==> flow/design.v <==
module a_s(op_a, op_m, as, outp);
   parameter        NBITS = 6;
   input [NBITS:0]  op_a;
   input [NBITS:0]  op_m;
   input            as;
   output [NBITS:0] outp;
   reg [NBITS:0]    outp;
   always @(as or op_a or op_m)
   begin: adder_subt
      if (as == 1'b1)
         outp <= op_a + op_m;
      else
         outp <= op_a - op_m;
   end
endmodule
module div_nr_wsticky(A, B, Q, sticky);
   parameter             NBITS = 6;
   parameter             PBITS = 8;
   input [NBITS-1:0]     A;
   input [NBITS-1:0]     B;
   output [PBITS-1:0]    Q;
   output                sticky;
   parameter [NBITS-1:0] ZEROS = 0;
   reg [NBITS:0]         YY_in[0:PBITS];
   reg [PBITS-1:0]       QQ_in[0:PBITS];
   reg [NBITS:0]         m_cablesIn[0:PBITS];
   wire [NBITS:0]        m_cablesOut[0:PBITS];
   wire [PBITS:0]        a_or_s;
   wire [PBITS-1:0]      QQ;
   wire [NBITS-1:0]      YY;
   wire [NBITS-1:0]      XX;
   assign XX = A;
   assign YY = B;
   assign Q = QQ;
   assign a_or_s[0] = 1'b0;
   always @(*) m_cablesIn[0] <= {1'b0, XX};
   always @(*) YY_in[0] <= {1'b0, YY};
   generate
      begin : xhdl0
         genvar                I;
         for (I = 0; I <= PBITS - 1; I = I + 1)
         begin : divisor
            a_s #(NBITS) int_mod(.op_a(m_cablesIn[I]), .op_m(YY_in[I]), .as(a_or_s[I]), .outp(m_cablesOut[I]));
         end
      end
   endgenerate
   generate
      begin : xhdl1
         genvar                I;
         for (I = 0; I <= PBITS - 1; I = I + 1)
         begin : conex
            assign a_or_s[I + 1] = m_cablesOut[I][NBITS];
            always @(*) m_cablesIn[I + 1] <= {m_cablesOut[I][NBITS - 1:0], 1'b0};
            always @(*) YY_in[I + 1] <= YY_in[I];
            always @(*) QQ_in[I + 1][I] <= a_or_s[I + 1];
            if (I > 0)
            begin : rest
               always @(*) QQ_in[I + 1][I - 1:0] <= QQ_in[I][I - 1:0];
            end
         end
      end
   endgenerate
   generate
      begin : xhdl2
         genvar                I;
         for (I = 0; I <= PBITS - 1; I = I + 1)
         begin : quotient
            assign QQ[I] = (~QQ_in[PBITS][PBITS - 1 - I]);
         end
      end
   endgenerate
   assign sticky = (m_cablesOut[PBITS - 1] == ZEROS) ? 1'b0 : 
                   1'b1;
endmodule
module FP_div(FP_A, FP_B, clk, ce, FP_Z);
   parameter         K = 32;
   parameter         P = 24;
   parameter         E = 8;
   input [K-1:0]     FP_A;
   input [K-1:0]     FP_B;
   input             clk;
   input             ce;
   output [K-1:0]    FP_Z;
   reg [K-1:0]       FP_Z;
   parameter [K-1:0] ZEROS = 1'b0;
   parameter [K-1:0] ONES = 32'hffffffff;
   parameter [E-1:0] BIAS = {1'b0, ONES[E - 2:0]};
   parameter         PBITS = P + 3;
   reg [K-1:0]       A_int;
   reg [K-1:0]       B_int;
   reg [K-1:0]       FP_Z_int;
   wire [E-1:0]      exp_A;
   wire [E-1:0]      exp_B;
   wire [P-1:0]      frac_A;
   wire [P-1:0]      frac_B;
   wire              sign_A;
   wire              sign_B;
   wire              expA_FF;
   wire              expB_FF;
   wire              expA_Z;
   wire              expB_Z;
   wire              fracA_Z;
   wire              fracB_Z;
   wire [E:0]        exp_noBIAS;
   wire [E:0]        exp_Biased;
   wire [E:0]        exp_Biased_Norm;
   wire              isNaN_A;
   wire              isNaN_B;
   wire              isInf_A;
   wire              isInf_B;
   wire              isZero_A;
   wire              isZero_B;
   wire              isNaN;
   wire              isInf;
   wire              isZero;
   wire              sign;
   wire [PBITS-1:0]  frac_div;
   wire [PBITS-1:0]  frac_div_shifted;
   wire [PBITS-2:0]  fr_sh;
   wire [P-2:0]      frac_final;
   wire              underflow;
   wire              overflow;
   wire [E-1:0]      exp_final;
   wire              sticky_bit;
   wire              div_by_zero;
   always @(posedge clk)
      begin
         if (ce == 1'b1)
         begin
            A_int <= FP_A;
            B_int <= FP_B;
         end
      end
   assign sign_A = A_int[K - 1];
   assign sign_B = B_int[K - 1];
   assign exp_A = A_int[K - 2:K - E - 1];
   assign exp_B = B_int[K - 2:K - E - 1];
   assign frac_A = {1'b1, A_int[P - 2:0]};
   assign frac_B = {1'b1, B_int[P - 2:0]};
   assign expA_FF = (A_int[K - 2:K - E - 1] == ONES[K - 2:K - E - 1]) ? 1'b1 : 
                    1'b0;
   assign expB_FF = (B_int[K - 2:K - E - 1] == ONES[K - 2:K - E - 1]) ? 1'b1 : 
                    1'b0;
   assign expA_Z = (A_int[K - 2:K - E - 1] == ZEROS[K - 2:K - E - 1]) ? 1'b1 : 
                   1'b0;
   assign expB_Z = (B_int[K - 2:K - E - 1] == ZEROS[K - 2:K - E - 1]) ? 1'b1 : 
                   1'b0;
   assign fracA_Z = (A_int[P - 2:0] == ZEROS[P - 2:0]) ? 1'b1 : 
                    1'b0;
   assign fracB_Z = (B_int[P - 2:0] == ZEROS[P - 2:0]) ? 1'b1 : 
                    1'b0;
   assign isNaN_A = expA_FF & ((~fracA_Z));
   assign isNaN_B = expB_FF & ((~fracB_Z));
   assign isInf_A = expA_FF;
   assign isInf_B = expB_FF;
   assign isZero_A = expA_Z & fracA_Z;
   assign isZero_B = expB_Z & fracB_Z;
   assign div_by_zero = expB_Z;
   assign isNaN = isNaN_A | isNaN_B;
   assign isInf = isInf_A | isInf_B | div_by_zero;
   assign isZero = isZero_A & (~isZero_B);
   assign exp_noBIAS = ({1'b0, exp_A}) - ({1'b0, exp_B});
   assign exp_Biased = exp_noBIAS + ({1'b0, BIAS});
   assign sign = sign_A ^ sign_B;
   div_nr_wsticky #(P,PBITS) a_div(.A(frac_A), .B(frac_B), .Q(frac_div), .sticky(sticky_bit));
   assign frac_div_shifted = (frac_div[PBITS - 1] == 1'b0) ? {frac_div[PBITS - 2:0], 1'b0} : 
                             frac_div;
   assign exp_Biased_Norm = (frac_div[PBITS - 1] == 1'b0) ? exp_Biased - 1 : 
                            exp_Biased;
   assign exp_final = exp_Biased_Norm[E - 1:0];
   assign overflow = (((exp_Biased_Norm[E:E - 1] == 2'b10) | (exp_Biased_Norm[E:0] == {1'b0, ONES[E - 1:0]}))) ? 1'b1 : 
                     1'b0;
   assign underflow = (((exp_Biased_Norm[E:E - 1] == 2'b11) | (exp_Biased_Norm[E - 1:0] == ZEROS[E - 1:0]))) ? 1'b1 : 
                      1'b0;
   assign fr_sh = frac_div_shifted[PBITS - 2:0];
   assign frac_final = ((fr_sh[2] == 1'b1 & (sticky_bit == 1'b1 | fr_sh[0] == 1'b1 | fr_sh[1] == 1'b1))) ? fr_sh[PBITS - 2:PBITS - P] + 1 : 
                       (((sticky_bit == 1'b1) & (fr_sh[2:0] == 3'b100) & (fr_sh[3] == 1'b1))) ? fr_sh[PBITS - 2:PBITS - P] + 1 : 
                       fr_sh[PBITS - 2:PBITS - P];
   always @(sign or isNaN or isInf or isZero or exp_final or frac_final or underflow or overflow)
   begin: packing
      FP_Z_int[K - 1] <= sign;
      if (isNaN == 1'b1)
      begin
         FP_Z_int[K - 2:P - 1] <= ONES[E - 1:0];
         FP_Z_int[P - 2:0] <= {1'b1, ZEROS[P - 3:0]};
      end
      else if ((isInf == 1'b1) | (overflow == 1'b1))
      begin
         FP_Z_int[K - 2:P - 1] <= ONES[E - 1:0];
         FP_Z_int[P - 2:0] <= ZEROS[P - 2:0];
      end
      else if ((isZero == 1'b1) | (underflow == 1'b1))
      begin
         FP_Z_int[K - 2:P - 1] <= ZEROS[E - 1:0];
         FP_Z_int[P - 2:0] <= ZEROS[P - 2:0];
      end
      else
      begin
         FP_Z_int[K - 2:P - 1] <= exp_final;
         FP_Z_int[P - 2:0] <= frac_final;
      end
   end
   always @(posedge clk)
   begin: final_reg
      begin
         if (ce == 1'b1)
            FP_Z <= FP_Z_int;
      end
   end
endmodule
clock: 51.5 ns
lec_check: 0
abc_area: 1
cap_margin: 20
core_margin: 2
core_utilization: 72
cts_cluster_diameter: 223
cts_cluster_size: 98
place_density: 0.4
slew_margin: 20
run.sh (not shown) runs the stock make flow with config.mk's settings and CLKGATE_MAP_FILE=.
The starting point passed the timing, design-rule and antenna checks.
Edit:
Settings changed: CTS_CLUSTER_DIAMETER 223 to default, CTS_CLUSTER_SIZE 98 to 62, HOLD_SLACK_MARGIN from default to 0.3, PLACE_DENSITY 0.4 to default, PLACE_DENSITY_LB_ADDON from default to 0.19.
Clock period 51.5 ns to 42.2 ns, I/O delays scaled along.
What happened: The changed run never finished: it broke off in 3_5_place_dp on DPL-0038. Area after synthesis does not change. Die area does not change. Synthesized cell count stays the same.
Edit:
Settings changed: CTS_CLUSTER_DIAMETER from default to 232, CTS_CLUSTER_SIZE 62 to default, HOLD_SLACK_MARGIN 0.3 to default, PLACE_DENSITY_LB_ADDON 0.19 to 0.2, SETUP_SLACK_MARGIN from default to 1.94.
Clock period 42.2 ns to 64.3 ns, I/O delays scaled along.
The changed run finished with timing, DRC and antenna clean.
Area after synthesis is unchanged.
Synthesized cell count is unchanged.
Die size stays the same.
Edit:
Settings changed: ABC_AREA 1 to default, CORE_UTILIZATION 72 to 38, CTS_CLUSTER_DIAMETER 232 to default, PLACE_DENSITY from default to 0.6, PLACE_DENSITY_LB_ADDON 0.2 to default, SETUP_SLACK_MARGIN 1.94 to default.
Clock period 64.3 ns to 70.5 ns, I/O delays scaled along.
Outcome: Setup slack got worse by 4.3 ns. Sequential cell count does not change. Worst hold slack got worse by 0.0075 ns. Core utilization decreases by 34 points. Via count decreases by about 20%. Area after synthesis decreases by 9.7%. Fmax decreases by 16%.

---

Setup of job 3189:
// FP_div: RTL as listed in full above, without the edits since
make LEC_CHECK=0 ABC_AREA=1 CAP_MARGIN=20 CELL_PAD_IN_SITES_GLOBAL_PLACEMENT=1 CORE_MARGIN=7 CORE_UTILIZATION=19 CTS_CLUSTER_SIZE=23 GPL_TIMING_DRIVEN=1 MAX_ROUTING_LAYER=met5 PLACE_DENSITY=0.6 SLEW_MARGIN=20 finish   # period 89.2 ns
Job 3189 | status: complete | timing, DRC, antenna: pass
Changes in job 1970 relative to job 3189:
Settings: SETUP_SLACK_MARGIN now -1.68, previously not set; CORE_MARGIN now 2, was 7; MAX_ROUTING_LAYER now met4, was met5; ABC_AREA no longer set, was 1; CORE_UTILIZATION now 65, was 19; PLACE_DENSITY no longer set, was 0.6; CTS_CLUSTER_SIZE no longer set, was 23; GPL_TIMING_DRIVEN no longer set, was 1; CELL_PAD_IN_SITES_GLOBAL_PLACEMENT no longer set, was 1; the clock period (ns, I/O delays scaled along) now 57.0, was 89.2.
Findings:
Flow for job 1970 halted at global routing, error code GRT-0232. The post-synthesis adder-cell area fraction of job 1970 is higher than that of job 3189. Higher multiplexer share of the synthesized area among job 3189 and job 1970: job 1970. For mean cell area of the mapped netlist, dividing the value from job 1970 by the value from job 3189 gives 1.14. On HPWL after detailed placement, job 1970 does better than job 3189. Diff job 3189 -> job 1970: placer's final routability congestion estimate has increased; area share of xor/xnor cells in the synthesized design saw an increase; area of the chip moved down; synthesized cell count saw a decrease. In the tables for job 3189 and job 1970, net count after synthesis reads higher with job 3189. The lower area of the mapped netlist of job 3189 and job 1970 is in job 1970.
#### Input delta (job 2619 over job 1970)
Settings: CORE_UTILIZATION: 65 -> 58; MAX_ROUTING_LAYER: met4 -> unset; the clock period (ns, I/O delays scaled along): 57.0 -> 50.4.
==> results <==
- Relative to job 1970, the floorplan utilization of job 2619 is lower by 7.1 points.
- Nothing crashed in job 2619 and all stages finished; the problem is that the final layout failed, the offending checks being negative setup slack.
- Diff job 1970 -> job 2619 | width of the die | up by a few percent
- On job 2619: height of the die is about 6% higher than what job 1970 gave.
- Going from job 1970 to job 2619, die area has increased, floorplan row count rose by 5.9%.
Modified inputs, job 4974 compared to job 2619
Settings: removing SETUP_SLACK_MARGIN (formerly -1.68); setting CTS_CLUSTER_SIZE to 98 for the first time; setting ABC_AREA to 1 for the first time; changing CORE_UTILIZATION from 58 to 68; setting PLACE_DENSITY to 0.6 for the first time; changing the clock period (ns, I/O delays scaled along) from 50.4 to 71.0.
Results
- Job 4974 finished end to end and its layout was clean on timing, DRC and antenna.
- Summary of job 4974 over job 2619: via count lost about 3.2%; final clock period utilization by the worst path now smaller; post-detailed-placement cell area fell by 18%.
Modified inputs, job 2809 compared to job 4974
Settings: ABC_AREA removed (was 1); CTS_CLUSTER_SIZE changed from 98 to 75; CORE_UTILIZATION changed from 68 to 19; GPL_TIMING_DRIVEN newly set to 0; the clock period (ns, I/O delays scaled along) changed from 71.0 to 80.0.
Post-synthesis mux area share ended up 4.8 points higher on job 2809 than on job 4974.
Taking job 4974 as the reference, in job 2809 final instance area down 180 sq um, yosys cell count fell by 21%.
In job 2809 relative to job 4974, synthesized instance count had gone down by more than 10%.
On job 2809: area growth from synthesis to final layout is 11 points higher than what job 4974 gave.
Accumulated negative setup slack came out exactly the same in job 4974 and job 2809.
